## design/flow/config.mk

```make
export PLATFORM = sky130hd
export DESIGN_NAME = bfp_comp
export DESIGN_NICKNAME = bfp_comp
export VERILOG_FILES = /design/flow/design.v
export SDC_FILE = /design/flow/constraint.sdc
export NUM_CORES = 4
export LEC_CHECK = 0
export ABC_AREA = 0
export CAP_MARGIN = 20
export CORE_MARGIN = 2
export CORE_UTILIZATION = 72
export CTS_CLUSTER_SIZE = 15
export PLACE_DENSITY_LB_ADDON = 0.01
export SETUP_SLACK_MARGIN = -0.33
export SLEW_MARGIN = 20
```

## design/flow/constraint.sdc

```tcl
create_clock -name core_clock -period 3.45 [get_ports {clk}]
set_input_delay 0.6900 -clock core_clock [delete_from_list [all_inputs] [get_ports {clk}]]
set_output_delay 0.6900 -clock core_clock [all_outputs]
set_load 0.01 [all_outputs]
```

## design/flow/design.v

```verilog
`timescale 1 ns / 1 ps
`default_nettype none
package bfp_pkg;
  function automatic logic [63:0] byte_reverse(input logic [63:0] din);
    for (int i = 0; i < 8; i++) begin
      byte_reverse[63-8*i-:8] = din[8*i+7-:8];
    end
  endfunction
endpackage
`timescale 1 ns / 1 ps
`default_nettype none
module fifo_srl #(
    parameter int ADDR_WIDTH = 4,
    parameter int DATA_WIDTH = 8
) (
    input logic clk,
    input logic rst,
    input logic  [DATA_WIDTH-1:0] din,
    input logic wr_en,
    output logic full,
    output logic [DATA_WIDTH-1:0] dout,
    output logic empty,
    input logic                   rd_en
);
  localparam int Depth = 2 ** ADDR_WIDTH;
  logic [DATA_WIDTH-1:0] srl   [Depth];
  logic [ADDR_WIDTH-1:0] addr;
  logic                  valid;
  assign full = &addr;
  always_ff @(posedge clk) begin
    if (wr_en && !full) begin
      srl[0] <= din;
      for (int i = 1; i < 16; i++) begin
        srl[i] <= srl[i-1];
      end
    end
  end
  assign dout = srl[addr];
  always_ff @(posedge clk) begin
    if (rst) begin
      addr <= '0;
    end else if (wr_en && ~rd_en && ~&addr && valid) begin
      addr <= addr + 1;
    end else if (rd_en && (&addr || (~wr_en && |addr))) begin
      addr <= addr - 1;
    end
  end
  always_ff @(posedge clk) begin
    if (rst) begin
      valid <= 1'b0;
    end else if (addr == '0 && wr_en) begin
      valid <= 1'b1;
    end else if (addr == '0 && ~wr_en && rd_en) begin
      valid <= 1'b0;
    end
  end
  assign empty = ~valid;
endmodule
`default_nettype wire
`timescale 1 ns / 1 ps
`default_nettype none
module bfp_comp_exp (
    input logic clk,
    input logic rst,
    input logic  [63:0] din_data,
    input logic din_valid,
    input logic din_sync,
    input logic din_last,
    output logic [63:0] dout_data,
    output logic [ 2:0] dout_state,
    output logic dout_valid,
    output logic dout_sync,
    output logic dout_last,
    input logic  [ 3:0] ud_iq_width
);
  function automatic logic [15:0] get_max2(input logic [15:0] din0, input logic [15:0] din1);
    logic [15:0] d0;
    logic [15:0] d1;
    d0 = din0[15] ? ~din0 : din0;
    d1 = din1[15] ? ~din1 : din1;
    get_max2 = d0 > d1 ? d0 : d1;
  endfunction
  function automatic logic [15:0] get_max4(input logic [15:0] din0, input logic [15:0] din1,
                                           input logic [15:0] din2, input logic [15:0] din3);
    logic [15:0] d0;
    logic [15:0] d1;
    d0 = get_max2(din0, din1);
    d1 = get_max2(din2, din3);
    get_max4 = d0 > d1 ? d0 : d1;
  endfunction
  function automatic logic [3:0] get_msb(input logic [15:0] din);
    get_msb = 0;
    for (int i = 1; i < 16; i++) begin
      if (din[i] ^ din[i-1]) get_msb = i;
    end
  endfunction
  function automatic logic [3:0] get_shift(input logic [3:0] msb, input logic [3:0] width);
    get_shift = width == 0 ? 0 : 15 - msb;
    get_shift = get_shift < 16 - width ? get_shift : 16 - width;
  endfunction
  function automatic logic [3:0] get_exp(input logic [3:0] msb, input logic [3:0] width);
    logic [4:0] temp;
    if (width == '0) begin
      temp = '0;
    end else begin
      temp = {1'b0, msb} - width + 1;
    end
    get_exp = temp[4] ? 0 : temp[3:0];
  endfunction
  function automatic logic [15:0] get_mask(input logic [3:0] w);
    logic [15:0] mask;
    case (w)
      0: mask = 16'h0000;
      1: mask = 16'h7FFF;
      2: mask = 16'h3FFF;
      3: mask = 16'h1FFF;
      4: mask = 16'h0FFF;
      5: mask = 16'h07FF;
      6: mask = 16'h03FF;
      7: mask = 16'h01FF;
      8: mask = 16'h00FF;
      9: mask = 16'h007F;
      10: mask = 16'h003F;
      11: mask = 16'h001F;
      12: mask = 16'h000F;
      13: mask = 16'h0007;
      14: mask = 16'h0003;
      default: mask = 16'h0001;
    endcase
    get_mask = mask;
  endfunction
  logic [15:0] data0  [4];
  logic [ 2:0] state0;
  generate
    for (genvar i = 0; i < 4; i++) begin : g_data0
      assign data0[i] = din_data[63-i*16-:16];
    end
  endgenerate
  always_ff @(posedge clk) begin
    if (rst || (din_valid && din_last)) begin
      state0 <= '0;
    end else if (din_valid) begin
      state0 <= state0 == 5 ? 0 : state0 + 1;
    end
  end
  logic [15:0] max1;
  logic [ 2:0] state1;
  logic        valid1;
  logic        last1;
  always_ff @(posedge clk) begin
    max1 <= get_max4(data0[0], data0[1], data0[2], data0[3]);
  end
  always_ff @(posedge clk) begin
    state1 <= state0;
    valid1 <= din_valid;
    last1  <= din_last;
  end
  logic [15:0] max2;
  logic [ 2:0] state2;
  logic [ 3:0] shift2;
  logic [ 3:0] exp2;
  logic        valid2;
  logic        last2;
  always_ff @(posedge clk) begin
    if (valid1) begin
      if (state1 == 0) begin
        max2 <= max1;
      end else begin
        max2 <= get_max2(max1, max2);
      end
    end
  end
  assign shift2 = get_shift(get_msb(max2), ud_iq_width);
  assign exp2   = get_exp(get_msb(max2), ud_iq_width);
  always_ff @(posedge clk) begin
    state2 <= state1;
    valid2 <= valid1;
    last2  <= last1;
  end
  logic [64:0] fifo3;
  logic [15:0] mask3;
  logic [15:0] data3  [4];
  logic [ 3:0] shift3;
  logic [ 3:0] exp3;
  logic [ 2:0] state3;
  logic        empty3;
  logic        valid3;
  logic        sync3;
  logic        last3;
  always_ff @(posedge clk) begin
    mask3 <= get_mask(ud_iq_width) >> 1;
  end
  generate
    for (genvar i = 0; i < 4; i++) begin : g_data3
      assign data3[i] = fifo3[63-i*16-:16];
    end
  endgenerate
  always_ff @(posedge clk) begin
    if (rst || (valid3 && last3)) begin
      state3 <= '0;
    end else if (~empty3 || valid3) begin
      state3 <= state3 == 5 ? 0 : state3 + 1;
    end
  end
  assign valid3 = ~empty3 || state3 > 0;
  always_ff @(posedge clk) begin
    if (rst) begin
      sync3 <= 1'b0;
    end else if (valid3 && last3) begin
      sync3 <= 1'b0;
    end else if (valid3) begin
      sync3 <= 1'b1;
    end
  end
  assign last3 = fifo3[64];
  logic [15:0] mask4;
  logic [15:0] data4  [4];
  logic [ 3:0] exp4;
  logic [ 2:0] state4;
  logic        valid4;
  logic        sync4;
  logic        last4;
  always_ff @(posedge clk) begin
    mask4 <= ~get_mask(ud_iq_width);
  end
  generate
    for (genvar i = 0; i < 4; i++) begin : g_data4
      always_ff @(posedge clk) begin
        data4[i] <= (data3[i] << shift3) | mask3;
      end
    end
  endgenerate
  always_ff @(posedge clk) begin
    exp4   <= exp3;
    state4 <= state3;
    valid4 <= valid3;
    sync4  <= sync3;
    last4  <= last3;
  end
  logic [63:0] data5_or;
  logic [63:0] data5_shift[4];
  logic [15:0] data5      [4];
  logic [ 6:0] shift5     [4];
  logic [ 3:0] exp5;
  logic [ 2:0] state5;
  logic        valid5;
  logic        sync5;
  logic        last5;
  generate
    for (genvar i = 0; i < 4; i++) begin : g_data5
      always_ff @(posedge clk) begin
        if (data4[i] == 16'h7FFF) begin
          data5[i] <= data4[i] & mask4;
        end else begin
          data5[i] <= (data4[i] + 1) & mask4;
        end
      end
      always_comb begin
        data5_shift[i] = {data5[i], 48'b0} >> shift5[i];
      end
    end
  endgenerate
  always_comb begin
    if (state5 == 0) begin
      data5_or = {4'b0, exp5, 56'b0};
    end else begin
      data5_or = 64'b0;
    end
    for (int i = 0; i < 4; i++) begin
      data5_or = data5_or | data5_shift[i];
    end
  end
  generate
    for (genvar i = 0; i < 4; i++) begin : g_shift5
      always_ff @(posedge clk) begin
        if (state4 == 0) begin
          shift5[i] <= i * ud_iq_width + 8;
        end else begin
          shift5[i] <= i * ud_iq_width;
        end
      end
    end
  endgenerate
  always_ff @(posedge clk) begin
    exp5   <= exp4;
    state5 <= state4;
    valid5 <= valid4;
    sync5  <= sync4;
    last5  <= last4;
  end
  always_ff @(posedge clk) begin
    dout_data  <= data5_or;
    dout_state <= state5;
    dout_sync  <= sync5;
    dout_valid <= valid5;
    dout_last  <= last5;
  end
  logic [7:0] exp_fifo_din;
  logic       exp_fifo_wr;
  logic [7:0] exp_fifo_dout;
  logic       exp_fifo_rd;
  assign exp_fifo_din = {shift2, exp2};
  assign exp_fifo_wr  = valid2 && (state2 == 5 || last2);
  assign exp_fifo_rd  = (state3 == 0);
  assign {shift3, exp3} = exp_fifo_dout;
  fifo_srl #(
      .DATA_WIDTH(8)
  ) i_exp_fifo (
      .clk  (clk),
      .rst  (rst),
      .din  (exp_fifo_din),
      .wr_en(exp_fifo_wr),
      .full (   ),
      .dout (exp_fifo_dout),
      .empty(empty3),
      .rd_en(exp_fifo_rd)
  );
  fifo_srl #(
      .DATA_WIDTH(65)
  ) i_data_fifo (
      .clk  (clk),
      .rst  (rst),
      .din  ({din_last, din_data}),
      .wr_en(din_valid),
      .full (   ),
      .dout (fifo3),
      .empty(   ),
      .rd_en(valid3)
  );
endmodule
`default_nettype wire
`timescale 1 ns / 1 ps
`default_nettype none
module bfp_comp_gearbox (
    input logic clk,
    input logic rst,
    input logic  [63:0] din_data,
    input logic  [ 2:0] din_state,
    input logic din_valid,
    input logic din_sync,
    input logic din_last,
    output logic [63:0] m_axis_tdata,
    output logic [ 7:0] m_axis_tkeep,
    output logic m_axis_tvalid,
    output logic m_axis_tlast,
    input logic [3:0] ud_iq_width
);
  logic [63:0] data_shift;
  logic [63:0] data_shift_f;
  logic [63:0] tdata;
  logic [63:0] tdata_f;
  logic [ 4:0] cnt;
  logic [ 4:0] cnt_next;
  logic [ 5:0] shift;
  logic        last_extend;
  assign {data_shift, data_shift_f} = {din_data, 64'b0} >> shift;
  always_ff @(posedge clk) begin
    if (rst) begin
      cnt <= '0;
    end else if (din_valid && din_last && cnt_next > 16) begin
      cnt <= cnt_next;
    end else if (din_valid && din_last) begin
      cnt <= '0;
    end else if (din_valid) begin
      cnt <= cnt_next;
    end else if (last_extend) begin
      cnt <= '0;
    end
  end
  always_comb begin
    if (din_state == 0) begin
      cnt_next = (cnt & 5'h0F) + 2 + ud_iq_width;
    end else begin
      cnt_next = (cnt & 5'h0F) + ud_iq_width;
    end
  end
  assign shift = {cnt[3:0], 2'b0};
  always_ff @(posedge clk) begin
    last_extend <= din_valid && din_last && (cnt_next > 16);
  end
  always_ff @(posedge clk) begin
    if (last_extend) begin
        tdata <= tdata_f | data_shift;
    end else if (din_valid) begin
      if (~din_sync) begin
        tdata <= data_shift;
      end else if (cnt[4]) begin
        tdata <= tdata_f | data_shift;
      end else begin
        tdata <= tdata | data_shift;
      end
    end
  end
  always_ff @(posedge clk) begin
    if (din_valid) begin
      tdata_f <= data_shift_f;
    end
  end
  assign m_axis_tdata  = bfp_pkg::byte_reverse(tdata);
  always_ff @(posedge clk) begin
    if (din_valid && din_last) begin
      m_axis_tvalid <= 1'b1;
    end else if (last_extend) begin
      m_axis_tvalid <= 1'b1;
    end else if (din_valid && cnt_next >= 16) begin
      m_axis_tvalid <= 1'b1;
    end else begin
      m_axis_tvalid <= 1'b0;
    end
  end
  always_ff @(posedge clk) begin
    if (din_valid && din_last && cnt_next <= 16) begin
      m_axis_tlast <= 1'b1;
    end else if (last_extend) begin
      m_axis_tlast <= 1'b1;
    end else if (din_valid) begin
      m_axis_tlast <= 1'b0;
    end
  end
  always_ff @(posedge clk) begin
    if (din_valid && din_last && cnt_next < 16) begin
      m_axis_tkeep <= 8'hFF >> (8 - shift / 8);
    end else if (last_extend) begin
      m_axis_tkeep <= 8'hFF >> (8 - shift / 8);
    end else if (din_valid) begin
      m_axis_tkeep <= 8'hFF;
    end
  end
endmodule
`default_nettype wire
`timescale 1 ns / 1 ps
`default_nettype none
module bfp_comp (
    input logic clk,
    input logic rst,
    input logic  [63:0] s_axis_tdata,
    input logic  [ 7:0] s_axis_tkeep,
    input logic s_axis_tvalid,
    input logic s_axis_tlast,
    input logic  [31:0] s_axis_tuser,
    output logic [63:0] m_axis_tdata,
    output logic [ 7:0] m_axis_tkeep,
    output logic m_axis_tvalid,
    output logic m_axis_tlast,
    output logic [31:0] m_axis_tuser,
    input logic  [ 3:0] ctrl_ud_comp_meth,
    input logic  [ 3:0] ctrl_ud_iq_width
);
  logic [63:0] s_axis_tdata_reversed;
  logic [63:0] data0;
  logic        valid0;
  logic        last0;
  logic [31:0] user0;
  logic        sync0;
  logic [ 3:0] ud_iq_width;
  logic [63:0] d0_data;
  logic [ 2:0] d0_state;
  logic        d0_valid;
  logic        d0_sync;
  logic        d0_last;
  logic [31:0] fifo_din;
  logic        fifo_wr;
  logic [31:0] fifo_dout;
  logic        fifo_rd;
  assign s_axis_tdata_reversed = bfp_pkg::byte_reverse(s_axis_tdata);
  always_ff @(posedge clk) begin
    data0  <= s_axis_tdata_reversed;
    valid0 <= s_axis_tvalid;
    last0  <= s_axis_tlast;
    user0  <= s_axis_tuser;
  end
  always_ff @(posedge clk) begin
    if (rst || (valid0 && last0)) begin
      sync0 <= 1'b0;
    end else if (valid0) begin
      sync0 <= 1'b1;
    end
  end
  assign fifo_din = user0;
  assign fifo_wr  = valid0 && ~sync0;
  assign fifo_rd  = d0_valid & ~d0_sync;
  always_ff @(posedge clk) begin
    if (fifo_rd) begin
      m_axis_tuser <= fifo_dout;
    end
  end
  always_ff @(posedge clk) begin
    if (ctrl_ud_comp_meth == 1) begin
      ud_iq_width <= ctrl_ud_iq_width;
    end else begin
      ud_iq_width <= '0;
    end
  end
  bfp_comp_exp i_exp (
      .clk        (clk),
      .rst        (rst),
      .din_data   (data0),
      .din_valid  (valid0),
      .din_sync   (sync0),
      .din_last   (last0),
      .dout_data  (d0_data),
      .dout_state (d0_state),
      .dout_valid (d0_valid),
      .dout_sync  (d0_sync),
      .dout_last  (d0_last),
      .ud_iq_width(ud_iq_width)
  );
  bfp_comp_gearbox i_gearbox (
      .clk          (clk),
      .rst          (rst),
      .din_data     (d0_data),
      .din_state    (d0_state),
      .din_valid    (d0_valid),
      .din_sync     (d0_sync),
      .din_last     (d0_last),
      .m_axis_tdata (m_axis_tdata),
      .m_axis_tkeep (m_axis_tkeep),
      .m_axis_tvalid(m_axis_tvalid),
      .m_axis_tlast (m_axis_tlast),
      .ud_iq_width  (ud_iq_width)
  );
  fifo_srl #(
      .DATA_WIDTH(32)
  ) i_user_fifo (
      .clk  (clk),
      .rst  (rst),
      .din  (fifo_din),
      .wr_en(fifo_wr),
      .full (   ),
      .dout (fifo_dout),
      .empty(   ),
      .rd_en(fifo_rd)
  );
endmodule
`default_nettype wire
```

## design/flow/run.sh

```bash
#!/bin/bash
# the make line also repeats each setting of config.mk as NAME=value (left out here)
make -C /OpenROAD-flow-scripts/flow DESIGN_CONFIG=/design/flow/config.mk WORK_HOME=/design/flow/orfs CLKGATE_MAP_FILE= finish
```

==> impl_metrics.json, run 1 <==
{
  "cp.depth": 23,
  "min_period_ns": 4.33,
  "fillers": 5794,
  "grt_usage": 0.434,
  "die_w_um": 365,
  "cts_tree": "done",
  "ys_chip_area_um2": 93700,
  "path_class": "register to register",
  "die_height_um": 365,
  "pg_seq_mw": 36.3,
  "worstHoldPathCells": 1,
  "fmax_mhz": 231,
  "ys_sh_adder": 0.0164,
  "via_count": 65800,
  "chipArea_um2": 133000,
  "hold_viol_final": 0,
  "regToRegSetupSlack_ns": -0.88,
  "largest_area_cell": "edfxtp_1",
  "tns_ns": -18.20,
  "synth.distinct_cells": 103,
  "drc": 0,
  "wire_per_inst_um": 32.0,
  "ys.flop_type": "edfxtp_1",
  "hold_buffers": 0,
  "dp_slack_ns": -1.03,
  "power_mw": 83.3,
  "cellPowerDensity_nw_per_um2": 761,
  "drv_slew": 0,
  "num_rows": 132,
  "cp_max_fo": 7,
  "post-route-util": 0.846,
  "setup_viol": 58,
  "holdPathEnd": "user0[15]$_DFF_P_",
  "finalWirelength_mm": 292,
  "min_from": "s_axis_tuser[15]",
  "critPathCapture": "i_exp.max1[9]$_DFF_P_",
  "antenna_found_initial": 4,
  "xor_share": 0.0114,
  "grt_pass1_vias": 64500,
  "p_clk_mw": 24.9,
  "core-area_um2": 129000,
  "crit_slowest_cell": "dfxtp_2",
  "startpoint": "data0[63]$_DFF_P_",
  "r2r_end": "i_exp.max1[9]$_DFF_P_",
  "grt_pass1_wl_mm": 422,
  "hpwlAfterDp_mm": 189,
  "syn2layout_area_growth_pct": 16.8,
  "synth_top_area_share": 0.596,
  "ys_sh_simple": 0.0646,
  "cts.reportedPaths.clkPinSlew_ns": 0.06,
  "edf_count": 1859,
  "comb_area_um2": 27000,
  "cp_data_arrival_time_ns": 5.05,
  "worst_hold_path_type": "input pin to register",
  "cts.sinks": 2294,
  "internal_power_mw": 56.6,
  "max_slew_margin": 0.327,
  "crit_chain": "buf_12, buf_12, xor2_4, ha_4, nand4_1, or2_4, nor2_4, nand3_2, and3b_2, a21oi_4, buf_6, mux2_4, inv_2, ha_4, nor2b_4, o21a_1, o21a_1, o211ai_1, a21oi_2, a2111oi_4, nor2_2, clkbuf_16, mux2i_1",
  "cts_root_buf": "clkbuf_16",
  "p_leak_nw": 39.7,
  "worstMarginPinSlew_ns": 1.00,
  "power_frac_clock": 0.298,
  "cts_inserted_buffers": 209,
  "port_buffers": 213,
  "ys_cells": 6553,
  "skew_ns": 0.0525,
  "ys_warn_count": 15,
  "yosys.stat.seqShare": 0.689,
  "dp.cells": 8704,
  "max_cap_violations": 0,
  "cts_buffer_depth": 3,
  "gp_congestion": 1.05,
  "switchingPower_mw": 26.7,
  "warnings": 72,
  "grt-ovfl-total": 0,
  "syn_area_um2": 93700,
  "topCellsByArea": "edfxtp_1 60%, dfxtp_1 9.3%, mux2i_1 3.6%, a22oi_1 2.6%, nand2_1 1.8%",
  "synth.cellmix.compoundShare": 0.134,
  "first_pass_iters": 14,
  "async_flop_share": 0,
  "vias_per_cell": 7.22,
  "design_area_um2": 109000,
  "synth.most_common_cell": "edfxtp_1",
  "synth.mux.area_fraction": 0.0560,
  "logic_family": "AND-OR/OR-AND gates",
  "check-failures": "negative setup slack",
  "clock_latency_ns": 0.87,
  "synthTopCellsByCount": "1859 x edfxtp_1, 440 x nand2_1, 435 x dfxtp_1",
  "required_ns": 4.18,
  "status": "finished with violations",
  "flop_area_um2": 64600,
  "fp-utilization": 0.724,
  "grt_start_max_net_pins": 116,
  "stdcell_count": 9116,
  "drt_iter0_drc": 11500,
  "power.largest_group": "sequential cells",
  "fin_crit_sh": 1.25,
  "rsz0062_at_grt": "true",
  "r2r_cells": 23,
  "pwr-share-comb": 0.266,
  "critPathMaxStageDelay_ns": 0.33,
  "htreeDepth": 4,
  "p_comb_mw": 22.2,
  "setup_slack_ns": -0.875,
  "whs_ns": 0.261,
  "syn_area_per_cell_um2": 14.3,
  "pwr-share-seq": 0.435,
  "cp-start-kind": "register",
  "path_delay_family": "AND-OR/OR-AND gates",
  "ir_drop_v": 0.000593,
  "place_area_um2": 101000,
  "postSynthCellCount": 6553,
  "drtAntennaViolNets": 0,
  "boundaryPins": 222,
  "crit_buf_inv": 5,
  "syn_nets": 6787,
  "finish.net_count": 7424,
  "p_sw_frac": 0.320,
  "endpoint_kind": "register",
  "synth-seq-cells": 2294,
  "r2r-start": "data0[63]$_DFF_P_"
}
timing repair:
item	in CTS	in global routing
hold endpoints to repair	0	0
cloned	0	3
gates resized	20	56
buffers inserted	3	11
setup endpoints to repair	15	15
pin swaps	3	17
cell type report:
cell class / instances / share of cell area
antenna: 5 / 0.000114
clock buffer: 275 / 0.0527
clock inverter: 115 / 0.0144
inverter: 159 / 0.00545
multi-input combinational: 3676 / 0.246
sequential: 2294 / 0.590
tap: 1742 / 0.0199
timing repair buffer: 850 / 0.0709
metal layers:
layer | part of all wire | up-vias | GRT usage | routed length, µm
li1 | - | 27000 | - | -
met1 | 0.33 | 31700 | 0.544 | 96000
met2 | 0.46 | 5838 | 0.679 | 135000
met3 | 0.12 | 1268 | 0.0935 | 36000
met4 | 0.085 | 0 | 0.308 | 24900
met5 | 0 | - | 0 | 0
==> inputs of run 2 (changes only) <==
Settings changed: ABC_AREA 0 to 1, CAP_MARGIN 20 to 15, CTS_CLUSTER_DIAMETER set to 360, CTS_CLUSTER_SIZE 15 to unset, HOLD_SLACK_MARGIN set to 0.3, PLACE_DENSITY_LB_ADDON 0.01 to unset, SETUP_SLACK_MARGIN -0.33 to unset.
Clock period 3.45 ns to 3.38 ns, I/O delays scaled along.
==> run 2 against run 1 <==
Compared with the run above: still fails the layout checks on negative setup slack; combinational power increased by 54%; worst hold slack improved by 0.023 ns; clock-buffer cell count increased by 23; critical path type unchanged; critical endpoint is now i_exp.max1[13]$_DFF_P_.
==> impl_metrics.json, run 2 <==
{
  "status": "finished with violations",
  "check-failures": "negative setup slack",
  "power_frac_clock": 0.260,
  "regToRegSetupSlack_ns": -0.93,
  "grt_pass1_vias": 71500,
  "critPathCapture": "i_exp.max1[13]$_DFF_P_",
  "postSynthCellCount": 8232,
  "power.largest_group": "sequential cells",
  "ys_chip_area_um2": 93200,
  "p_clk_mw": 25.3,
  "cp_data_arrival_time_ns": 5.10,
  "chipArea_um2": 132000,
  "synth.mux.area_fraction": 0.00269,
  "finish.net_count": 9069,
  "syn_area_per_cell_um2": 11.3,
  "ys_sh_adder": 0.0162,
  "cts_root_buf": "clkbuf_16",
  "num_rows": 132,
  "vias_per_cell": 6.91,
  "pwr-share-seq": 0.387,
  "crit_slowest_cell": "dfxtp_1",
  "syn2layout_area_growth_pct": 17.6,
  "worst_hold_path_type": "input pin to register",
  "p_leak_nw": 41.9,
  "min_period_ns": 4.31,
  "r2r_cells": 23,
  "r2r_end": "i_exp.max1[13]$_DFF_P_",
  "p_sw_frac": 0.387,
  "fillers": 5656,
  "synthTopCellsByCount": "2343 x nand2_1, 1859 x edfxtp_1, 589 x nand3_1",
  "finalWirelength_mm": 317,
  "cts_inserted_buffers": 210,
  "grt_usage": 0.460,
  "antenna_found_initial": 19,
  "setup_viol": 36,
  "synth.distinct_cells": 71,
  "core-area_um2": 129000,
  "ys.flop_type": "edfxtp_1",
  "grt-ovfl-total": 0,
  "xor_share": 0.00865,
  "cp.depth": 23,
  "grt_start_max_net_pins": 142,
  "synth-seq-cells": 2294,
  "edf_count": 1859,
  "async_flop_share": 0,
  "required_ns": 4.17,
  "dp.cells": 10300,
  "rsz0062_at_grt": "true",
  "cp_max_fo": 15,
  "wire_per_inst_um": 29.4,
  "cp-start-kind": "register",
  "synth_top_area_share": 0.599,
  "max_slew_margin": 0.194,
  "ys_cells": 8232,
  "ys_sh_simple": 0.169,
  "synth.cellmix.compoundShare": 0.0775,
  "largest_area_cell": "edfxtp_1",
  "cts.reportedPaths.clkPinSlew_ns": 0.08,
  "skew_ns": 0.0565,
  "cts_tree": "done",
  "min_from": "s_axis_tdata[59]",
  "die_height_um": 364,
  "worst_path_most_repeated_cell": "nand2_1",
  "drc": 0,
  "drt_iter0_drc": 14900,
  "worstHoldPathCells": 1,
  "syn_area_um2": 93200,
  "dp_slack_ns": -0.749,
  "topCellsByArea": "edfxtp_1 60%, nand2_1 9.4%, dfxtp_1 9.3%, nand3_1 3.2%, o21ai_0 2.5%",
  "ys_warn_count": 15,
  "syn_nets": 8466,
  "cts_buffer_depth": 3,
  "boundaryPins": 222,
  "holdPathEnd": "data0[3]$_DFF_P_",
  "fp-utilization": 0.723,
  "startpoint": "data0[31]$_DFF_P_",
  "gp_congestion": 0.985,
  "warnings": 77,
  "grt_pass1_wl_mm": 450,
  "stdcell_count": 10800,
  "switchingPower_mw": 37.6,
  "p_comb_mw": 34.2,
  "path_class": "register to register",
  "fin_crit_sh": 1.27,
  "synth.most_common_cell": "nand2_1",
  "drv_slew": 0,
  "port_buffers": 213,
  "critPathMaxStageDelay_ns": 0.37,
  "setup_slack_ns": -0.926,
  "crit_chain": "buf_12, buf_12, xor2_1, ha_1, a21oi_1, nand2_1, nand2_1, o211ai_1, nand2_1, nand3_1, nand2_2, buf_4, or2_2, nand2_2, ha_4, inv_2, nor3_4, nand4_1, buf_4, o21ai_4, buf_8, nand3_1, nand2_1",
  "fmax_mhz": 232,
  "drtAntennaViolNets": 0,
  "worstMarginPinSlew_ns": 1.21,
  "r2r-start": "data0[31]$_DFF_P_",
  "hold_viol_final": 0,
  "ir_drop_v": 0.000857,
  "htreeDepth": 4,
  "die_w_um": 364,
  "max_cap_violations": 0,
  "yosys.stat.seqShare": 0.692,
  "internal_power_mw": 59.5,
  "cts.sinks": 2294,
  "pwr-share-comb": 0.353,
  "via_count": 74400,
  "clock_latency_ns": 0.88,
  "cellPowerDensity_nw_per_um2": 885,
  "path_delay_family": "simple AND/OR/NAND/NOR gates",
  "logic_family": "simple AND/OR/NAND/NOR gates",
  "hpwlAfterDp_mm": 183,
  "endpoint_kind": "register",
  "crit_buf_inv": 6,
  "first_pass_iters": 9,
  "pg_seq_mw": 37.5
}
[run 2: through the flow]
stage | util | power (mW) | area, µm² | setup TNS [ns] | hold slack [ns]
3_5_place_dp | 0.779 | 68.0 | 101000 | -10.98 | 0.312
6_report | 0.850 | 97.0 | 110000 | -14.25 | 0.283
4_1_cts | 0.842 | 93.4 | 109000 | -7.66 | 0.302
2_1_floorplan | - | 55.7 | 93300 | - | 0.310
3_3_place_gp | 0.779 | 67.1 | 101000 | -9.30 | 0.312
5_1_grt | 0.849 | 99.8 | 110000 | -15.99 | 0.277
[run 2: layer usage]
layer	track usage	vias to the layer above	wire [µm]
met3	0.147	1864	49600
met2	0.705	7623	142000
met1	0.587	34500	102000
met5	0	-	99
li1	-	30400	-
met4	0.254	16	23300
[run 2: what timing repair did]
item	CTS	global route
gates cloned	1	1
buffers inserted	6	28
pin swaps	34	63
hold buffers	60	1
endpoints found under the setup margin	40	87
hold endpoints to repair	60	1
resized	67	154
[run 2: layout make-up]
class / count / area, µm² / area share
diodes: 12 / 30.0 / 0.000274
clock buffers: 298 / 6040 / 0.0551
clock inverters: 98 / 1120 / 0.0102
inverters: 439 / 1660 / 0.0152
multi-input cells: 5121 / 26600 / 0.243
flip-flops and latches: 2294 / 64600 / 0.589
well taps: 1742 / 2180 / 0.0199
repair buffers: 769 / 7380 / 0.0674
==> inputs of run 3 (changes only) <==
Settings changed: ABC_AREA 1 to unset, CAP_MARGIN 15 to 10, CELL_PAD_IN_SITES_GLOBAL_PLACEMENT set to 3, CORE_ASPECT_RATIO set to 0.65, CORE_UTILIZATION 72 to 40, CTS_CLUSTER_DIAMETER 360 to unset, GPL_TIMING_DRIVEN set to 0, HOLD_SLACK_MARGIN 0.3 to unset, MAX_ROUTING_LAYER set to met4, SETUP_SLACK_MARGIN set to -0.55.
Clock period 3.38 ns to 8.138 ns, I/O delays scaled along.
==> run 3 against run 2 <==
Compared with the run above: critical path depth fell by 2; register-to-register slack improved by 2.1 ns; final area down 0.56%; utilization is 38 points lower; global-route usage fell by 14 points; largest cell class unchanged; maximum frequency down 38%; critical path type unchanged; now clean on timing, DRC and antenna; routed wire length is 19% higher.
==> impl_metrics.json, run 3 <==
{
  "ys_warn_count": 15,
  "ctsResizeCount": 0,
  "boundaryPins": 222,
  "stdcell_count": 10400,
  "max_slew_margin": 0.148,
  "cts.reportedPaths.clkPinSlew_ns": 0.06,
  "regToRegSetupSlack_ns": 1.19,
  "async_flop_share": 0,
  "worstHoldPathCells": 0,
  "wire_per_inst_um": 36.3,
  "port_buffers": 212,
  "p_sw_frac": 0.353,
  "cts.sinks": 2294,
  "worstMarginPinSlew_ns": 1.28,
  "fin_crit_sh": 0.854,
  "design_area_um2": 109000,
  "post_cts_buffers": 0,
  "fmax_mhz": 144,
  "cts_buffer_depth": 4,
  "core-area_um2": 233000,
  "worst_hold_path_type": "register to register",
  "edf_count": 1859,
  "hpwlAfterDp_mm": 283,
  "ys_cells": 6553,
  "cp-start-kind": "register",
  "max_cap_violations": 0,
  "min_from": "i_exp.last5$_DFF_P_",
  "comb_area_um2": 26600,
  "chipArea_um2": 238000,
  "path_delay_family": "AND-OR/OR-AND gates",
  "holdPathEnd": "i_exp.dout_last$_DFF_P_",
  "die_w_um": 604,
  "ys_sh_adder": 0.0164,
  "cts_inserted_buffers": 224,
  "syn_area_um2": 93700,
  "xor_share": 0.0114,
  "ir_drop_v": 0.000226,
  "drv_slew": 0,
  "grt_pass1_wl_mm": 510,
  "r2r_cells": 21,
  "crit_chain": "buf_2, buf_1, xor2_1, ha_1, nand3_1, or2_2, o221ai_1, a21oi_1, a31oi_2, buf_4, mux2i_1, ha_1, a21o_1, a21o_1, a21o_1, a21oi_1, o211ai_1, a2111oi_0, nor2_1, clkbuf_1, mux2i_1",
  "synth.most_common_cell": "edfxtp_1",
  "rsz0062_at_grt": "false",
  "internal_power_mw": 23.0,
  "skew_ns": 0.0878,
  "worst_path_most_repeated_cell": "a21o_1",
  "topCellsByArea": "edfxtp_1 60%, dfxtp_1 9.3%, mux2i_1 3.6%, a22oi_1 2.6%, nand2_1 1.8%",
  "finalWirelength_mm": 378,
  "cts_root_buf": "clkbuf_16",
  "post-route-util": 0.467,
  "whs_ns": 0.319,
  "largest_area_cell": "edfxtp_1",
  "via_count": 64700,
  "drt_iter0_drc": 11300,
  "setup_slack_ns": 1.19,
  "cp_max_fo": 10,
  "hold_viol_final": 0,
  "setup_viol": 0,
  "pwr-share-seq": 0.429,
  "syn_nets": 6787,
  "cp.depth": 21,
  "syn2layout_area_growth_pct": 16.3,
  "grt_pass1_vias": 60600,
  "p_comb_mw": 9.92,
  "required_ns": 8.86,
  "r2r_end": "i_exp.max1[6]$_DFF_P_",
  "startpoint": "data0[31]$_DFF_P_",
  "cellPowerDensity_nw_per_um2": 327,
  "syn_area_per_cell_um2": 14.3,
  "synth-seq-cells": 2294,
  "tns_ns": 0,
  "dp_slack_ns": 1.37,
  "r2r-start": "data0[31]$_DFF_P_",
  "first_pass_iters": 9,
  "dp.cells": 9981,
  "cts_tree": "done",
  "min_period_ns": 6.95,
  "logic_family": "AND-OR/OR-AND gates",
  "critPathCapture": "i_exp.max1[6]$_DFF_P_",
  "synth.distinct_cells": 103,
  "switchingPower_mw": 12.6,
  "vias_per_cell": 6.22,
  "p_leak_nw": 38.4,
  "warnings": 64,
  "power.largest_group": "sequential cells",
  "place_area_um2": 102000,
  "status": "finished clean",
  "drc": 0,
  "clock_latency_ns": 0.89,
  "cp_data_arrival_time_ns": 7.68,
  "antenna_found_initial": 52,
  "pwr-share-comb": 0.279,
  "hold_buffers": 0,
  "ys.flop_type": "edfxtp_1",
  "crit_slowest_cell": "dfxtp_1",
  "fp-utilization": 0.401,
  "endpoint_kind": "register",
  "path_class": "register to register",
  "grt_start_max_net_pins": 47,
  "synth.mux.area_fraction": 0.0560,
  "pg_seq_mw": 15.3,
  "power_frac_clock": 0.292,
  "p_clk_mw": 10.4,
  "die_height_um": 394,
  "crit_buf_inv": 4,
  "gp_congestion": 0.991,
  "flop_area_um2": 64500,
  "htreeDepth": 4,
  "critPathMaxStageDelay_ns": 0.84,
  "drtAntennaViolNets": 0,
  "ys_chip_area_um2": 93700,
  "grt_usage": 0.320,
  "power_mw": 35.6,
  "synth.cellmix.compoundShare": 0.134,
  "grt-ovfl-total": 0,
  "synthTopCellsByCount": "1859 x edfxtp_1, 440 x nand2_1, 435 x dfxtp_1",
  "yosys.stat.seqShare": 0.689,
  "ys_sh_simple": 0.0646,
  "num_rows": 143,
  "fillers": 20800,
  "postSynthCellCount": 6553,
  "finish.net_count": 7324,
  "synth_top_area_share": 0.596
}
## run 3: routing by layer
layer / vias up / global-route usage / wire length [µm] / part of all wire
li1: 26900 / - / - / -
met1: 33400 / 0.507 / 181000 / 0.48
met2: 3994 / 0.357 / 131000 / 0.35
met3: 379 / 0.151 / 60100 / 0.16
met4: 0 / 0.0490 / 5970 / 0.016
met5: - / - / 0 / 0
## run 3: final cells by class
| class | instances | area share |
|---|---|---|
| Sequential cell | 2294 | 0.592 |
| Multi-Input combinational cell | 3676 | 0.244 |
| Clock buffer | 309 | 0.0588 |
| Timing Repair Buffer | 311 | 0.0369 |
| Tap cell | 3117 | 0.0358 |
| Buffer | 424 | 0.0197 |
| Clock inverter | 100 | 0.00668 |
| Inverter | 159 | 0.00550 |
| Antenna cell | 15 | 0.000344 |
==> inputs of run 4 (changes only) <==
Settings changed: ABC_AREA set to 0, CAP_MARGIN 10 to 15, CELL_PAD_IN_SITES_GLOBAL_PLACEMENT 3 to unset, CORE_ASPECT_RATIO 0.65 to unset, CORE_UTILIZATION 40 to 72, CTS_CLUSTER_DIAMETER set to 205, GPL_TIMING_DRIVEN 0 to unset, MAX_ROUTING_LAYER met4 to met5, PLACE_DENSITY set to 0.6, SETUP_SLACK_MARGIN -0.55 to 0.94.
Clock period 8.138 ns to 3.36 ns, I/O delays scaled along.
==> run 4 against run 3 <==
Compared with the run above: the run now fails in global routing (5_1_grt); synthesized cell count did not move; die size fell by 44%; area after synthesis did not move.
==> impl_metrics.json, run 4 <==
{
  "port_buffers": 213,
  "status": "stopped before the end",
  "dp.cells": 8726,
  "hold_buffers": 0,
  "cts_root_buf": "clkbuf_16",
  "ys_sh_simple": 0.0646,
  "largest_area_cell": "edfxtp_1",
  "ys_chip_area_um2": 93700,
  "die_height_um": 365,
  "dp_slack_ns": -1.15,
  "synthTopCellsByCount": "1859 x edfxtp_1, 440 x nand2_1, 435 x dfxtp_1",
  "synth_top_area_share": 0.596,
  "topCellsByArea": "edfxtp_1 60%, dfxtp_1 9.3%, mux2i_1 3.6%, a22oi_1 2.6%, nand2_1 1.8%",
  "ys.flop_type": "edfxtp_1",
  "num_rows": 132,
  "die_w_um": 365,
  "boundaryPins": 222,
  "synth.cellmix.compoundShare": 0.134,
  "htreeDepth": 4,
  "fp-utilization": 0.724,
  "ys_warn_count": 15,
  "cts_inserted_buffers": 211,
  "cts.sinks": 2294,
  "stop_stage": "global routing (5_1_grt)",
  "chipArea_um2": 133000,
  "place_area_um2": 102000,
  "logic_family": "AND-OR/OR-AND gates",
  "ys_sh_adder": 0.0164,
  "syn_area_per_cell_um2": 14.3,
  "gp_congestion": 1.08,
  "edf_count": 1859,
  "syn_area_um2": 93700,
  "ys_cells": 6553,
  "hpwlAfterDp_mm": 188,
  "xor_share": 0.0114,
  "synth.distinct_cells": 103,
  "async_flop_share": 0,
  "syn_nets": 6787,
  "synth.mux.area_fraction": 0.0560,
  "postSynthCellCount": 6553,
  "cts_buffer_depth": 3,
  "synth-seq-cells": 2294,
  "yosys.stat.seqShare": 0.689,
  "synth.most_common_cell": "edfxtp_1",
  "core-area_um2": 129000
}
## run 4: repair_timing
action                                  in CTS
endpoints found under the setup margin    1654
buffers inserted                           198
gates cloned                                15
pin swaps                                  304
resized                                    649
## run 4: metrics by stage
| stage | setup TNS (ns) | power (mW) | hold WS (ns) |
|---|---|---|---|
| floorplan | - | 49.2 | 0.310 |
| global placement | -15.09 | 58.8 | 0.310 |
| detailed placement | -17.27 | 59.3 | 0.312 |
| CTS | -13.72 | 88.2 | 0.221 |
==> inputs of run 5 (changes only) <==
Settings changed: ABC_AREA 0 to unset, CAP_MARGIN 15 to 20, CELL_PAD_IN_SITES_GLOBAL_PLACEMENT set to 1, CORE_ASPECT_RATIO set to 1.19, CORE_MARGIN 2 to 4, CORE_UTILIZATION 72 to 40, CTS_CLUSTER_DIAMETER 205 to 182, GPL_TIMING_DRIVEN set to 0, MAX_ROUTING_LAYER met5 to unset, MIN_ROUTING_LAYER set to met2, PLACE_DENSITY 0.6 to unset, PLACE_DENSITY_LB_ADDON set to 0.17, SETUP_SLACK_MARGIN 0.94 to unset, SLEW_MARGIN 20 to 10.
Clock period 3.36 ns to 3.64 ns, I/O delays scaled along.
==> run 5 against run 4 <==
Compared with the run above: synthesized cell count unchanged; area after synthesis unchanged; now fails the layout checks on negative setup slack; die size grew 82%.
==> impl_metrics.json, run 5 <==
{
  "status": "finished with violations",
  "check-failures": "negative setup slack",
  "cts_root_buf": "clkbuf_16",
  "gp_congestion": 1.06,
  "syn_area_um2": 93700,
  "die_w_um": 452,
  "grt-ovfl-total": 0,
  "switchingPower_mw": 30.3,
  "chipArea_um2": 242000,
  "min_from": "s_axis_tuser[12]",
  "htreeDepth": 4,
  "pg_seq_mw": 34.3,
  "finish.net_count": 7442,
  "ys_sh_adder": 0.0164,
  "hold_buffers": 0,
  "drtAntennaViolNets": 0,
  "synthTopCellsByCount": "1859 x edfxtp_1, 440 x nand2_1, 435 x dfxtp_1",
  "syn_area_per_cell_um2": 14.3,
  "warnings": 64,
  "p_comb_mw": 25.5,
  "topCellsByArea": "edfxtp_1 60%, dfxtp_1 9.3%, mux2i_1 3.6%, a22oi_1 2.6%, nand2_1 1.8%",
  "grt_usage": 0.454,
  "pwr-share-seq": 0.402,
  "r2r_cells": 24,
  "dp_slack_ns": -2.72,
  "synth.cellmix.compoundShare": 0.134,
  "worstMarginPinSlew_ns": 1.30,
  "synth_top_area_share": 0.596,
  "logic_family": "AND-OR/OR-AND gates",
  "pwr-share-comb": 0.299,
  "cts.sinks": 2294,
  "grt_pass1_wl_mm": 520,
  "antenna_found_initial": 3,
  "rsz0062_at_grt": "true",
  "ys_warn_count": 15,
  "ys_cells": 6553,
  "synth.distinct_cells": 103,
  "startpoint": "data0[47]$_DFF_P_",
  "endpoint_kind": "register",
  "path_delay_family": "AND-OR/OR-AND gates",
  "port_buffers": 212,
  "die_height_um": 536,
  "crit_chain": "buf_8, buf_4, buf_4, xnor2_2, ha_1, a21o_1, a21o_1, a21oi_1, o221ai_2, a21oi_4, buf_12, mux2i_4, inv_1, ha_1, a21o_1, a21o_1, a21o_1, a21oi_2, o211ai_1, buf_4, a2111oi_4, nor2_4, buf_12, mux2i_2",
  "cts_tree": "done",
  "largest_area_cell": "edfxtp_1",
  "ys_sh_simple": 0.0646,
  "grt_start_max_net_pins": 60,
  "p_sw_frac": 0.355,
  "dp.cells": 10000,
  "clock_latency_ns": 0.96,
  "vias_per_cell": 8.08,
  "hold_viol_final": 0,
  "boundaryPins": 222,
  "cts_inserted_buffers": 238,
  "skew_ns": 0.114,
  "p_leak_nw": 39.8,
  "synth.most_common_cell": "edfxtp_1",
  "r2r-start": "data0[47]$_DFF_P_",
  "power.largest_group": "sequential cells",
  "worst_path_most_repeated_cell": "a21o_1",
  "grt_pass1_vias": 95900,
  "cp_data_arrival_time_ns": 5.48,
  "fmax_mhz": 214,
  "synth-seq-cells": 2294,
  "crit_slowest_cell": "mux2i_4",
  "min_period_ns": 4.67,
  "cellPowerDensity_nw_per_um2": 751,
  "fin_crit_sh": 1.28,
  "regToRegSetupSlack_ns": -1.03,
  "power_frac_clock": 0.299,
  "worst_hold_path_type": "input pin to register",
  "required_ns": 4.46,
  "holdPathEnd": "user0[12]$_DFF_P_",
  "fillers": 20400,
  "cp.depth": 24,
  "r2r_end": "i_exp.max1[3]$_DFF_P_",
  "ir_drop_v": 0.000471,
  "cp-start-kind": "register",
  "ys.flop_type": "edfxtp_1",
  "syn_nets": 6787,
  "critPathCapture": "i_exp.max1[3]$_DFF_P_",
  "path_class": "register to register",
  "max_cap_violations": 0,
  "tns_ns": -17.27,
  "internal_power_mw": 55.0,
  "drv_slew": 0,
  "core-area_um2": 233000,
  "finalWirelength_mm": 382,
  "setup_slack_ns": -1.03,
  "setup_viol": 44,
  "yosys.stat.seqShare": 0.689,
  "fp-utilization": 0.402,
  "num_rows": 193,
  "postSynthCellCount": 6553,
  "worstHoldPathCells": 1,
  "cp_max_fo": 5,
  "cts_buffer_depth": 4,
  "drc": 0,
  "async_flop_share": 0,
  "edf_count": 1859,
  "crit_buf_inv": 7,
  "critPathMaxStageDelay_ns": 0.35,
  "max_slew_margin": 0.132,
  "p_clk_mw": 25.5,
  "drt_iter0_drc": 21600,
  "wire_per_inst_um": 36.1,
  "via_count": 85400,
  "stdcell_count": 10600,
  "ys_chip_area_um2": 93700,
  "hpwlAfterDp_mm": 270,
  "synth.mux.area_fraction": 0.0560,
  "xor_share": 0.0114,
  "first_pass_iters": 14,
  "cts.reportedPaths.clkPinSlew_ns": 0.07,
  "syn2layout_area_growth_pct": 21.2
}
## run 5: per-stage QoR
| step | hold slack, ns | util | instance area, µm² | power [mW] |
|---|---|---|---|---|
| after floorplan | 0.310 | - | 93700 | 45.4 |
| after global placement | 0.311 | 0.429 | 99800 | 56.0 |
| after detailed placement | 0.312 | 0.437 | 102000 | 55.7 |
| after CTS | 0.167 | 0.480 | 112000 | 82.2 |
| after global routing | 0.196 | 0.487 | 113000 | 87.3 |
| final | 0.207 | 0.488 | 114000 | 85.3 |
## run 5: cell type report
class,count,area [µm²],area share
antenna,52,130,0.00115
buffer,413,2950,0.0260
clock buffer,296,6360,0.0560
clock inverter,141,1480,0.0130
inverter,159,618,0.00544
multi-input combinational,3676,28400,0.251
sequential,2294,64600,0.569
tap,3120,3900,0.0344
timing repair buffer,426,5080,0.0447
## run 5: timing repair
item                                    in CTS  in global routing
endpoints found under the setup margin     417                177
resized                                    407                302
hold endpoints to repair                     0                  0
gates cloned                                 5                  1
buffers inserted                            45                 33
pin swaps                                   34                 50
## run 5: metal layers
| metal | GRT usage | vias up | routed length (µm) |
|---|---|---|---|
| li1 | - | 27000 | - |
| met5 | 0.160 | - | 3930 |
| met3 | 0.547 | 3539 | 146000 |
| met4 | 0.180 | 114 | 52300 |
| met1 | - | 27100 | 0 |
| met2 | 0.542 | 27700 | 179000 |
==> inputs of run 6 (changes only) <==
Settings changed: CELL_PAD_IN_SITES_GLOBAL_PLACEMENT 1 to unset, CORE_ASPECT_RATIO 1.19 to unset, CORE_MARGIN 4 to 2, CTS_CLUSTER_DIAMETER 182 to unset, MIN_ROUTING_LAYER met2 to unset, PLACE_DENSITY_LB_ADDON 0.17 to unset, SLEW_MARGIN 10 to 20.
==> run 6 against run 5 <==
Compared with the run above: the layout still fails its checks (negative setup slack); register-to-register slack gained 0.06 ns; sequential share of layout area grew 0.78 points; final area is 1.4% lower; maximum frequency up 1.3%; critical path type unchanged; largest cell class unchanged; highest routed layer unchanged.
==> impl_metrics.json, run 6 <==
{
  "status": "finished with violations",
  "check-failures": "negative setup slack",
  "fmax_mhz": 217,
  "crit_chain": "buf_4, xor2_4, ha_1, a21o_1, a21o_1, a21oi_1, o221ai_2, a21oi_4, buf_6, buf_4, mux2i_2, ha_2, nor2b_4, o21a_1, o21a_1, o211ai_1, a21oi_2, a2111oi_4, nor2_4, buf_8, mux2i_4",
  "r2r_end": "i_exp.max1[8]$_DFF_P_",
  "worstMarginPinSlew_ns": 1.22,
  "yosys.stat.seqShare": 0.689,
  "cts.reportedPaths.clkPinSlew_ns": 0.06,
  "largest_area_cell": "edfxtp_1",
  "grt_pass1_wl_mm": 466,
  "ys_cells": 6553,
  "die_w_um": 488,
  "holdPathEnd": "data0[33]$_DFF_P_",
  "vias_per_cell": 6.15,
  "power_mw": 80.1,
  "boundaryPins": 222,
  "synth.cellmix.compoundShare": 0.134,
  "syn2layout_area_growth_pct": 19.5,
  "skew_ns": 0.101,
  "syn_area_um2": 93700,
  "chipArea_um2": 238000,
  "switchingPower_mw": 26.6,
  "cp.depth": 21,
  "path_class": "register to register",
  "clock_latency_ns": 0.92,
  "cp-start-kind": "register",
  "core-area_um2": 233000,
  "wire_per_inst_um": 31.6,
  "p_sw_frac": 0.332,
  "post-route-util": 0.481,
  "rsz0062_at_grt": "true",
  "antenna_found_initial": 15,
  "async_flop_share": 0,
  "power.largest_group": "sequential cells",
  "synth.mux.area_fraction": 0.0560,
  "cts_tree": "done",
  "endpoint_kind": "register",
  "hpwlAfterDp_mm": 237,
  "cp_data_arrival_time_ns": 5.34,
  "required_ns": 4.37,
  "critPathCapture": "i_exp.max1[8]$_DFF_P_",
  "design_area_um2": 112000,
  "port_buffers": 212,
  "synth_top_area_share": 0.596,
  "max_slew_margin": 0.189,
  "hold_buffers": 0,
  "place_area_um2": 102000,
  "htreeDepth": 4,
  "regToRegSetupSlack_ns": -0.97,
  "pg_seq_mw": 34.1,
  "warnings": 65,
  "num_rows": 177,
  "grt_usage": 0.272,
  "die_height_um": 488,
  "min_period_ns": 4.61,
  "p_clk_mw": 24.3,
  "grt_start_max_net_pins": 52,
  "drt_iter0_drc": 9905,
  "gp_congestion": 0.974,
  "pwr-share-comb": 0.271,
  "via_count": 64700,
  "postSynthCellCount": 6553,
  "p_comb_mw": 21.7,
  "cellPowerDensity_nw_per_um2": 715,
  "dp_slack_ns": -2.64,
  "setup_viol": 26,
  "finish.net_count": 7396,
  "worst_hold_path_type": "input pin to register",
  "max_cap_violations": 0,
  "pwr-share-seq": 0.426,
  "grt-ovfl-total": 0,
  "topCellsByArea": "edfxtp_1 60%, dfxtp_1 9.3%, mux2i_1 3.6%, a22oi_1 2.6%, nand2_1 1.8%",
  "min_from": "s_axis_tdata[25]",
  "ir_drop_v": 0.000541,
  "ys.flop_type": "edfxtp_1",
  "synth-seq-cells": 2294,
  "power_frac_clock": 0.303,
  "cp_max_fo": 5,
  "xor_share": 0.0114,
  "hold_viol_final": 0,
  "ys_sh_simple": 0.0646,
  "drv_slew": 0,
  "cts.sinks": 2294,
  "fp-utilization": 0.402,
  "drtAntennaViolNets": 0,
  "cts_root_buf": "clkbuf_16",
  "crit_buf_inv": 4,
  "cts_inserted_buffers": 228,
  "synthTopCellsByCount": "1859 x edfxtp_1, 440 x nand2_1, 435 x dfxtp_1",
  "startpoint": "data0[63]$_DFF_P_",
  "tns_ns": -14.07,
  "synth.most_common_cell": "edfxtp_1",
  "ys_sh_adder": 0.0164,
  "path_delay_family": "AND-OR/OR-AND gates",
  "finalWirelength_mm": 333,
  "first_pass_iters": 8,
  "r2r_cells": 21,
  "r2r-start": "data0[63]$_DFF_P_",
  "internal_power_mw": 53.5,
  "syn_nets": 6787,
  "ys_warn_count": 15,
  "fin_crit_sh": 1.27,
  "worstHoldPathCells": 1,
  "critPathMaxStageDelay_ns": 0.43,
  "synth.distinct_cells": 103,
  "cts_buffer_depth": 3,
  "grt_pass1_vias": 62100,
  "drc": 0,
  "setup_slack_ns": -0.968,
  "syn_area_per_cell_um2": 14.3,
  "logic_family": "AND-OR/OR-AND gates",
  "crit_slowest_cell": "dfxtp_4",
  "ys_chip_area_um2": 93700,
  "edf_count": 1859,
  "p_leak_nw": 39.3
}
==> run 6: per-layer routing <==
layer / vias up / track usage / share of wire
met5: - / 0 / 0.000072
met4: 4 / 0.153 / 0.064
met3: 825 / 0.0604 / 0.10
met2: 4178 / 0.412 / 0.44
met1: 32600 / 0.363 / 0.39
li1: 27000 / - / -
==> run 6: what timing repair did <==
action,CTS,global route
setup endpoints to repair,160,98
setup buffers,52,25
cloned,2,1
resized,307,155
pin swaps,29,20
==> run 6: metrics by stage <==
step | hold WS, ns | cells
finish | 0.263 | 10500
global route | 0.217 | 10500
CTS | 0.198 | 10500
detailed placement | 0.312 | 9993
global placement | 0.312 | 9897
floorplan | 0.310 | 6553
==> run 6: cell type report <==
type | count | area [µm²]
clock buffers | 310 | 6340
plain buffers | 414 | 2530
repair buffers | 389 | 4670
clock inverters | 124 | 1400
diodes | 15 | 37.5
flip-flops and latches | 2294 | 64600
fillers | 20000 | 121000
multi-input cells | 3676 | 27900
well taps | 3132 | 3920
inverters | 159 | 614
==> inputs of run 7 (changes only) <==
Settings changed: ABC_AREA set to 0, CAP_MARGIN 20 to 15, CORE_UTILIZATION 40 to 72, CTS_CLUSTER_DIAMETER set to 394, CTS_CLUSTER_SIZE set to 14, GPL_TIMING_DRIVEN 0 to unset, MAX_ROUTING_LAYER set to met5, PLACE_DENSITY_LB_ADDON set to 0.01, SETUP_SLACK_MARGIN set to -0.33.
Clock period 3.64 ns to 3.36 ns, I/O delays scaled along.
==> run 7 against run 6 <==
Compared with the run above: the layout still fails its checks (negative setup slack); clock power shrank 16%; critical path type unchanged; critical path depth grew 1; utilization grew 35 points; highest routed layer unchanged.
==> impl_metrics.json, run 7 <==
{
  "pwr-share-comb": 0.291,
  "required_ns": 4.07,
  "endpoint_kind": "register",
  "worst_hold_path_type": "input pin to register",
  "cts_tree": "done",
  "holdPathEnd": "user0[8]$_DFF_P_",
  "synth.cellmix.compoundShare": 0.134,
  "htreeDepth": 4,
  "grt_pass1_vias": 64800,
  "ys_chip_area_um2": 93700,
  "crit_buf_inv": 4,
  "fin_crit_sh": 1.32,
  "largest_area_cell": "edfxtp_1",
  "grt_pass1_wl_mm": 421,
  "synth.most_common_cell": "edfxtp_1",
  "first_pass_iters": 9,
  "logic_family": "AND-OR/OR-AND gates",
  "internal_power_mw": 54.3,
  "setup_viol": 69,
  "core-area_um2": 129000,
  "post-route-util": 0.835,
  "die_height_um": 365,
  "cts_inserted_buffers": 181,
  "hold_viol_final": 0,
  "pwr-share-seq": 0.459,
  "cts.reportedPaths.clkPinSlew_ns": 0.07,
  "power.largest_group": "sequential cells",
  "vias_per_cell": 7.31,
  "cts_buffer_depth": 3,
  "check-failures": "negative setup slack",
  "dp.cells": 8728,
  "drv_slew": 0,
  "grt_usage": 0.435,
  "worstMarginPinSlew_ns": 1.13,
  "crit_slowest_cell": "dfxtp_4",
  "r2r_cells": 22,
  "grt_start_max_net_pins": 149,
  "synth_top_area_share": 0.596,
  "fp-utilization": 0.724,
  "path_class": "register to register",
  "rsz0062_at_grt": "true",
  "die_w_um": 365,
  "stdcell_count": 9049,
  "cp_max_fo": 7,
  "critPathMaxStageDelay_ns": 0.37,
  "cp-start-kind": "register",
  "r2r_end": "i_exp.max1[1]$_DFF_P_",
  "p_leak_nw": 38.8,
  "status": "finished with violations",
  "min_period_ns": 4.42,
  "antenna_found_initial": 5,
  "max_slew_margin": 0.247,
  "hpwlAfterDp_mm": 193,
  "regToRegSetupSlack_ns": -1.06,
  "postSynthCellCount": 6553,
  "pg_seq_mw": 37.2,
  "port_buffers": 213,
  "syn_nets": 6787,
  "whs_ns": 0.259,
  "drt_iter0_drc": 11800,
  "p_clk_mw": 20.3,
  "syn2layout_area_growth_pct": 15.2,
  "critPathCapture": "i_exp.max1[1]$_DFF_P_",
  "power_frac_clock": 0.250,
  "topCellsByArea": "edfxtp_1 60%, dfxtp_1 9.3%, mux2i_1 3.6%, a22oi_1 2.6%, nand2_1 1.8%",
  "cellPowerDensity_nw_per_um2": 750,
  "hold_buffers": 0,
  "ys.flop_type": "edfxtp_1",
  "dp_slack_ns": -1.13,
  "cts.sinks": 2294,
  "path_delay_family": "simple AND/OR/NAND/NOR gates",
  "ys_cells": 6553,
  "p_comb_mw": 23.5,
  "cp.depth": 22,
  "ys_warn_count": 15,
  "p_sw_frac": 0.329,
  "yosys.stat.seqShare": 0.689,
  "wire_per_inst_um": 32.5,
  "finish.net_count": 7431,
  "setup_slack_ns": -1.06,
  "ys_sh_adder": 0.0164,
  "min_from": "s_axis_tuser[8]",
  "boundaryPins": 222,
  "switchingPower_mw": 26.7,
  "ir_drop_v": 0.000608,
  "gp_congestion": 1.04,
  "grt-ovfl-total": 0,
  "finalWirelength_mm": 294,
  "cts_root_buf": "clkbuf_16",
  "synth.distinct_cells": 103,
  "via_count": 66200,
  "edf_count": 1859,
  "drtAntennaViolNets": 0,
  "async_flop_share": 0,
  "synth-seq-cells": 2294,
  "clock_latency_ns": 0.86,
  "skew_ns": 0.0740,
  "warnings": 81,
  "syn_area_um2": 93700,
  "xor_share": 0.0114,
  "ys_sh_simple": 0.0646,
  "syn_area_per_cell_um2": 14.3,
  "startpoint": "data0[63]$_DFF_P_",
  "cp_data_arrival_time_ns": 5.13,
  "worstHoldPathCells": 1,
  "fmax_mhz": 226,
  "tns_ns": -23.08,
  "chipArea_um2": 133000,
  "synth.mux.area_fraction": 0.0560,
  "crit_chain": "buf_12, xor2_1, ha_1, nand4_1, or2_4, nor2_2, nand3_1, and3b_2, a21oi_4, buf_6, mux2_4, inv_2, ha_4, nor2b_4, o21a_1, o21a_1, o211ai_1, a21oi_1, a2111oi_2, nor2_2, clkbuf_16, mux2i_1",
  "r2r-start": "data0[63]$_DFF_P_",
  "max_cap_violations": 0,
  "drc": 0,
  "synthTopCellsByCount": "1859 x edfxtp_1, 440 x nand2_1, 435 x dfxtp_1",
  "num_rows": 132
}
## run 7: metrics by stage
stage          instance area [µm²]  power (mW)
3_3_place_gp                102000        59.0
4_1_cts                     107000        79.7
2_1_floorplan                93700        49.2
6_report                    108000        81.0
3_5_place_dp                102000        59.6
5_1_grt                     108000        83.0
## run 7: per-layer routing
metal | global-route usage | wire length, µm | vias up
met4 | 0.322 | 26900 | 4
met3 | 0.0977 | 37700 | 1400
li1 | - | - | 27000
met2 | 0.674 | 135000 | 6172
met5 | 0 | 32 | -
met1 | 0.541 | 94900 | 31700
## run 7: area by class of cell
cell class	count	area, µm²
tap	1742	2180
clock inverter	13	268
timing repair buffer	885	8370
fill	5956	21400
multi-input combinational	3676	27000
inverter	159	597
clock buffer	276	4950
antenna	4	10.0
sequential	2294	64600
## run 7: repair_timing
action,4_1_cts,5_1_grt
gates resized,18,61
endpoints found under the setup margin,15,22
setup buffers,2,22
gates cloned,0,4
pin swaps,4,5
==> inputs of run 8 (changes only) <==
Settings changed: ABC_AREA 0 to 1, CAP_MARGIN 15 to 20, CORE_MARGIN 2 to 5, CORE_UTILIZATION 72 to 70, CTS_CLUSTER_DIAMETER 394 to unset, CTS_CLUSTER_SIZE 14 to 35, PLACE_DENSITY set to 0.6, PLACE_DENSITY_LB_ADDON 0.01 to unset, SETUP_SLACK_MARGIN -0.33 to unset.
Clock period 3.36 ns to 4.29 ns, I/O delays scaled along.
==> run 8 against run 7 <==
Compared with the run above: the run now finishes clean; maximum frequency up 8.8%; combinational power hardly changed; clock-buffer cell count unchanged; clock power shrank 7%; worst hold slack improved by 0.065 ns; routed wire length shrank 15%; global-route usage is 8.5 points lower; final area is 2.6% lower; total power decreased by 12%; via count barely moved; synthesized cell count up 26%; non-clock buffer count shrank 478; largest cell class unchanged.
==> impl_metrics.json, run 8 <==
{
  "min_from": "i_exp.exp4[3]$_DFF_P_",
  "logic_family": "simple AND/OR/NAND/NOR gates",
  "warnings": 87,
  "grt_util_met1": 0.498,
  "path_class": "register to register",
  "antenna_found_initial": 9,
  "startpoint": "data0[31]$_DFF_P_",
  "required_ns": 5.00,
  "edf_count": 1859,
  "p_clk_mw": 18.8,
  "met2_usage": 0.537,
  "gp_congestion": 0.991,
  "syn2layout_area_growth_pct": 12.8,
  "synth-seq-cells": 2294,
  "top_usage_layer": "met2",
  "drc": 0,
  "ys_warn_count": 15,
  "syn_nets": 8466,
  "port_buffers": 213,
  "topCellsByArea": "edfxtp_1 60%, nand2_1 9.4%, dfxtp_1 9.3%, nand3_1 3.2%, o21ai_0 2.5%",
  "die_height_um": 375,
  "internal_power_mw": 45.0,
  "cp.depth": 24,
  "crit_slowest_cell": "dfxtp_1",
  "ys.flop_type": "edfxtp_1",
  "synth.mux.area_fraction": 0.00269,
  "power_mw": 71.3,
  "ys_sh_adder": 0.0162,
  "drt_iter0_drc": 9957,
  "syn_area_per_cell_um2": 11.3,
  "wire_per_inst_um": 24.0,
  "max_cap_violations": 0,
  "synth.cellmix.compoundShare": 0.0775,
  "regToRegSetupSlack_ns": 0.23,
  "hpwlAfterDp_mm": 165,
  "grt_use_met3": 0.0868,
  "xor_share": 0.00865,
  "hold_viol_final": 0,
  "finish.net_count": 8708,
  "clock_latency_ns": 0.82,
  "power.largest_group": "sequential cells",
  "synthTopCellsByCount": "2343 x nand2_1, 1859 x edfxtp_1, 589 x nand3_1",
  "largest_area_cell": "edfxtp_1",
  "ys_chip_area_um2": 93200,
  "fmax_mhz": 246,
  "p_sw_frac": 0.368,
  "drtAntennaViolNets": 0,
  "hold_buffers": 0,
  "skew_ns": 0.0253,
  "cts.sinks": 2294,
  "num_rows": 133,
  "boundaryPins": 222,
  "synth.most_common_cell": "nand2_1",
  "cts.reportedPaths.clkPinSlew_ns": 0.06,
  "r2r_end": "i_exp.max1[10]$_DFF_P_",
  "holdPathEnd": "i_exp.exp5[3]$_DFF_P_",
  "die_w_um": 375,
  "worst_hold_path_type": "register to register",
  "cp_data_arrival_time_ns": 4.77,
  "ir_drop_v": 0.000830,
  "cp-start-kind": "register",
  "grt_pass1_wl_mm": 378,
  "crit_buf_inv": 5,
  "pg_seq_mw": 29.2,
  "min_period_ns": 4.06,
  "core-area_um2": 132000,
  "vias_per_cell": 6.35,
  "ys_cells": 8232,
  "pwr-share-comb": 0.326,
  "crit_chain": "buf_12, xnor2_1, inv_1, ha_1, a21oi_1, nor2_1, a211oi_1, nor2_1, nor2_1, nand3_1, nand2_1, buf_4, or2_2, nand2_1, ha_1, inv_1, nor3_1, nand4_1, o21bai_1, nand3_1, o21ai_4, buf_6, nand3_1, nand2_1",
  "drv_slew": 0,
  "worstMarginPinSlew_ns": 1.16,
  "path_delay_family": "simple AND/OR/NAND/NOR gates",
  "htreeDepth": 4,
  "grt-ovfl-total": 0,
  "chipArea_um2": 141000,
  "cellPowerDensity_nw_per_um2": 678,
  "synth_top_area_share": 0.599,
  "cts_tree": "done",
  "ys_sh_simple": 0.169,
  "grt_pass1_vias": 63500,
  "status": "finished clean",
  "pwr-share-seq": 0.409,
  "fillers": 7636,
  "finalWirelength_mm": 250,
  "postSynthCellCount": 8232,
  "cp_max_fo": 16,
  "fp-utilization": 0.706,
  "p_comb_mw": 23.3,
  "switchingPower_mw": 26.2,
  "rsz0062_at_grt": "false",
  "setup_viol": 0,
  "syn_area_um2": 93200,
  "cts_inserted_buffers": 211,
  "critPathMaxStageDelay_ns": 0.33,
  "worstHoldPathCells": 0,
  "p_leak_nw": 39.7,
  "r2r-start": "data0[31]$_DFF_P_",
  "tns_ns": 0,
  "synth.distinct_cells": 71,
  "via_count": 66200,
  "first_pass_iters": 7,
  "fin_crit_sh": 0.947,
  "max_slew_margin": 0.218,
  "endpoint_kind": "register",
  "r2r_cells": 24,
  "grt_start_max_net_pins": 173,
  "cts_buffer_depth": 3,
  "grt_usage": 0.350,
  "yosys.stat.seqShare": 0.692,
  "critPathCapture": "i_exp.max1[10]$_DFF_P_",
  "cts_root_buf": "clkbuf_16",
  "async_flop_share": 0,
  "power_frac_clock": 0.264
}
run 8: repair_timing:
item	4_1_cts	5_1_grt
gates resized	0	14
setup buffers	0	9
endpoints found under the setup margin	0	15
run 8: area by class of cell:
class	instances	area (µm²)	area share
flip-flops and latches	2294	64500	0.614
multi-input cells	5120	25700	0.245
clock buffers	276	5740	0.0546
repair buffers	407	4020	0.0382
well taps	1755	2200	0.0209
inverters	439	1660	0.0158
clock inverters	121	1210	0.0116
diodes	6	15.0	0.000143
repair inverters	1	7.51	0.0000714
run 8: metrics by stage:
stage / std cells / util / hold slack (ns) / worst slack, ns / instance area, µm²
2_1_floorplan: 8232 / - / 0.310 / -12.76 / 93300
3_3_place_gp: 10000 / 0.743 / 0.311 / 0.153 / 98000
3_5_place_dp: 10000 / 0.743 / 0.312 / 0.137 / 98000
4_1_cts: 10400 / 0.796 / 0.327 / 0.0950 / 105000
5_1_grt: 10400 / 0.797 / 0.332 / 0.0167 / 105000
6_report: 10400 / 0.797 / 0.324 / 0.229 / 105000
run 8: metal layers:
| layer | up-vias | wire [µm] |
|---|---|---|
| li1 | 29700 | - |
| met1 | 31700 | 96700 |
| met2 | 4174 | 114000 |
| met3 | 630 | 30500 |
| met4 | 6 | 9210 |
| met5 | - | 43 |
Power is estimated from default activity; no workload was simulated.
